==> branch nickel: inputs <==
==> flow/design.v (excerpt) <==
module module_mini_cpu(
    input clk,               
    input rst,               
    input power,             
    input send,              
    input [17:0] switches,   
    output wire [7:0] data,  
    output wire rs,          
    output wire rw,          
    output wire en,          
    output wire lcd_on,      
    output wire lcd_blon     
);
==> flow/config.mk <==
export PLATFORM = sky130hd
export DESIGN_NAME = module_mini_cpu
export DESIGN_NICKNAME = module_mini_cpu
export VERILOG_FILES = /design/flow/design.v
export SDC_FILE = /design/flow/constraint.sdc
export NUM_CORES = 4
export LEC_CHECK = 0
export ABC_AREA = 1
export CAP_MARGIN = 20
export CORE_MARGIN = 2
export CORE_UTILIZATION = 72
export CTS_CLUSTER_DIAMETER = 221
export HOLD_SLACK_MARGIN = 0.28
export MAX_ROUTING_LAYER = met4
export PLACE_DENSITY_LB_ADDON = 0.02
export SETUP_SLACK_MARGIN = -0.73
export SLEW_MARGIN = 20
==> flow/constraint.sdc <==
create_clock -name core_clock -period 10.1 [get_ports {clk}]
set_input_delay 2.0200 -clock core_clock [delete_from_list [all_inputs] [get_ports {clk}]]
set_output_delay 2.0200 -clock core_clock [all_outputs]
set_load 0.01 [all_outputs]
run.sh (not shown) runs the stock make flow with config.mk's settings and CLKGATE_MAP_FILE=.
==> branch willow: changes against branch nickel <==
CORE_UTILIZATION = 71   (was 72)
CTS_CLUSTER_DIAMETER = 268   (was 221)
CTS_CLUSTER_SIZE = 15   (was default)
HOLD_SLACK_MARGIN = default   (was 0.28)
MAX_ROUTING_LAYER = default   (was met4)
PLACE_DENSITY = 0.6   (was default)
PLACE_DENSITY_LB_ADDON = default   (was 0.02)
SETUP_SLACK_MARGIN = default   (was -0.73)
==> branch tundra: changes against branch nickel <==
ABC_AREA = default   (was 1)
CORE_UTILIZATION = 40   (was 72)
CTS_CLUSTER_DIAMETER = default   (was 221)
HOLD_SLACK_MARGIN = default   (was 0.28)
MAX_ROUTING_LAYER = default   (was met4)
PLACE_DENSITY = 0.6   (was default)
PLACE_DENSITY_LB_ADDON = default   (was 0.02)
SETUP_SLACK_MARGIN = 1.98   (was -0.73)
==> flow/constraint.sdc (replaced) <==
create_clock -name core_clock -period 18.2 [get_ports {clk}]
set_input_delay 3.6400 -clock core_clock [delete_from_list [all_inputs] [get_ports {clk}]]
set_output_delay 3.6400 -clock core_clock [all_outputs]
set_load 0.01 [all_outputs]
==> Changelog: implementation <==
### Changed

* Status: complete, no violations
* FF/Latch Area at 11,500 sq um
* Post-synth seq share at 29.5%
* Gr ovfl total at 0
* Logic pwr share at 42.1%
* Worst setup SP type: flop
* Core area at 96,400 sq um
* DR WL met3 at 8830 um
* Crit-path slowest cell: mux4_2
* Post-Synth XOR/XNOR Area at 1.88%
The numbers above come from branch tundra.

==> Changelog: implementation <==
### Changed

* Status: finished with violations
* Failed Checks: setup timing
* Post-Synth XOR/XNOR Area at 0.820%
* Crit-path slowest cell: dfxtp_4
* Gr ovfl total at 0
* Endpoints failing setup at 36
* Final worst setup slack at -0.950 ns
* Post-synth seq share at 30.2%
The numbers above come from branch nickel.

==> Changelog: implementation <==
## Implementation

* Core area at 52,700 sq um
* Post-Synth XOR/XNOR Area at 0.820%
* Post-synth seq share at 30.2%
* Failing step: 5_1_grt
* Status: aborted with a tool error
* Error: [ERROR GRT-0232] Routing congestion too high. Check the congestion heatmap in the GUI.
The numbers above come from branch willow.


========
==> trial 4 <==
Starting RTL as in the previous note.
Settings: LEC_CHECK=0, ABC_AREA=1, CAP_MARGIN=20, CORE_MARGIN=2, CORE_UTILIZATION=71, CTS_CLUSTER_DIAMETER=321, CTS_CLUSTER_SIZE=13, PLACE_DENSITY_LB_ADDON=0.02, SETUP_SLACK_MARGIN=2.81, SLEW_MARGIN=20; clock period 16.3 ns.
==> trial 53 (differences from trial 4) <==
--- a/flow/config.mk
+++ b/flow/config.mk
@@ -9,8 +9,7 @@
 export CAP_MARGIN = 20
 export CORE_MARGIN = 2
-export CORE_UTILIZATION = 71
-export CTS_CLUSTER_DIAMETER = 321
-export CTS_CLUSTER_SIZE = 13
-export PLACE_DENSITY_LB_ADDON = 0.02
-export SETUP_SLACK_MARGIN = 2.81
+export CORE_UTILIZATION = 68
+export CTS_CLUSTER_SIZE = 99
+export PLACE_DENSITY = 0.6
+export SETUP_SLACK_MARGIN = 0.63
 export SLEW_MARGIN = 20
==> flow/constraint.sdc (replaced) <==
create_clock -name core_clock -period 5.48 [get_ports {clk}]
set_input_delay 1.0960 -clock core_clock [delete_from_list [all_inputs] [get_ports {clk}]]
set_output_delay 1.0960 -clock core_clock [all_outputs]
set_load 0.01 [all_outputs]
==> trial 68 (differences from trial 4) <==
==> flow/config.mk (replaced) <==
export PLATFORM = sky130hd
export DESIGN_NAME = module_mini_cpu
export DESIGN_NICKNAME = module_mini_cpu
export VERILOG_FILES = /design/flow/design.v
export SDC_FILE = /design/flow/constraint.sdc
export NUM_CORES = 4
export LEC_CHECK = 0
export CAP_MARGIN = 15
export CORE_MARGIN = 2
export CORE_UTILIZATION = 68
export CTS_CLUSTER_SIZE = 41
export SETUP_SLACK_MARGIN = 3.39
export SLEW_MARGIN = 20
==> flow/constraint.sdc (replaced) <==
create_clock -name core_clock -period 14.4 [get_ports {clk}]
set_input_delay 2.8800 -clock core_clock [delete_from_list [all_inputs] [get_ports {clk}]]
set_output_delay 2.8800 -clock core_clock [all_outputs]
set_load 0.01 [all_outputs]
==> build 98 (differences from trial 4) <==
--- a/flow/config.mk
+++ b/flow/config.mk
@@ -9,8 +9,7 @@
 export CAP_MARGIN = 20
 export CORE_MARGIN = 2
-export CORE_UTILIZATION = 71
-export CTS_CLUSTER_DIAMETER = 321
-export CTS_CLUSTER_SIZE = 13
+export CORE_UTILIZATION = 72
+export MAX_ROUTING_LAYER = met4
 export PLACE_DENSITY_LB_ADDON = 0.02
-export SETUP_SLACK_MARGIN = 2.81
+export SETUP_SLACK_MARGIN = 1.37
 export SLEW_MARGIN = 20
==> flow/constraint.sdc (replaced) <==
create_clock -name core_clock -period 12.1 [get_ports {clk}]
set_input_delay 2.4200 -clock core_clock [delete_from_list [all_inputs] [get_ports {clk}]]
set_output_delay 2.4200 -clock core_clock [all_outputs]
set_load 0.01 [all_outputs]
==> results <==
|  | trial 68 | build 98 | trial 4 | trial 53 |
|---|---|---|---|---|
| Status | no timing/DRC/antenna violations | finished with violations | no timing/DRC/antenna violations | aborted with a tool error |
| Last stage reached | - | - | - | global routing (5_1_grt) |
| Layout check failures | - | capacitance limit, slew limit, setup timing | - | - |
| Final total power | 0.004599 W | 0.005787 W | 0.003862 W | - |
| Clock buffer count from CTS | 41 | 45 | 38 | 47 |
| Flip-flops | 429 | 429 | 429 | - |
| Worst-path clk slew | 0.06 ns | 0.07 ns | 0.06 ns | - |
| Highest routing layer actually used | met4 | met4 | met5 | - |
| Proportion of final cell area spent on non-clock buffers | 5.730% | 6.443% | 2.000% | - |
| Portion of synthesized cell area occupied by the leading cell type | 22.04% | 22.62% | 22.62% | 22.62% |
| TritonCTS clock tree | done | done | done | - |
| ANT nets after route | 0 | 0 | 0 | - |
| Wire length per cell | 25.06 um | 23.39 um | 20.14 um | - |
| Final Net Count | 4,664 | 5,633 | 5,420 | - |
| Internal Dissipation | 0.002841 W | 0.003390 W | 0.002288 W | - |
| Worst reg2reg endpoint | lcd_inst.line2[13][2]$_SDFFE_PN0P_ | lcd_inst.line2[12][4]$_SDFFE_PN0P_ | lcd_inst.line2[12][4]$_SDFFE_PN0P_ | - |
| Die area | 59,020 um2 | 54,400 um2 | 55,150 um2 | 57,550 um2 |
| Required time of the worst setup path | 14.85 ns | 12.55 ns | 16.70 ns | - |
| RD Place Congestion | 0.9614 | 1.027 | 1.018 | 1.044 |
| Sequential cell area share | 25.65% | 26.36% | 28.87% | - |
| Slowest cell delay on critical path | 0.53 ns | 1.92 ns | 0.50 ns | - |
Power figures rest on the tool's default switching activity, not on a simulated workload.
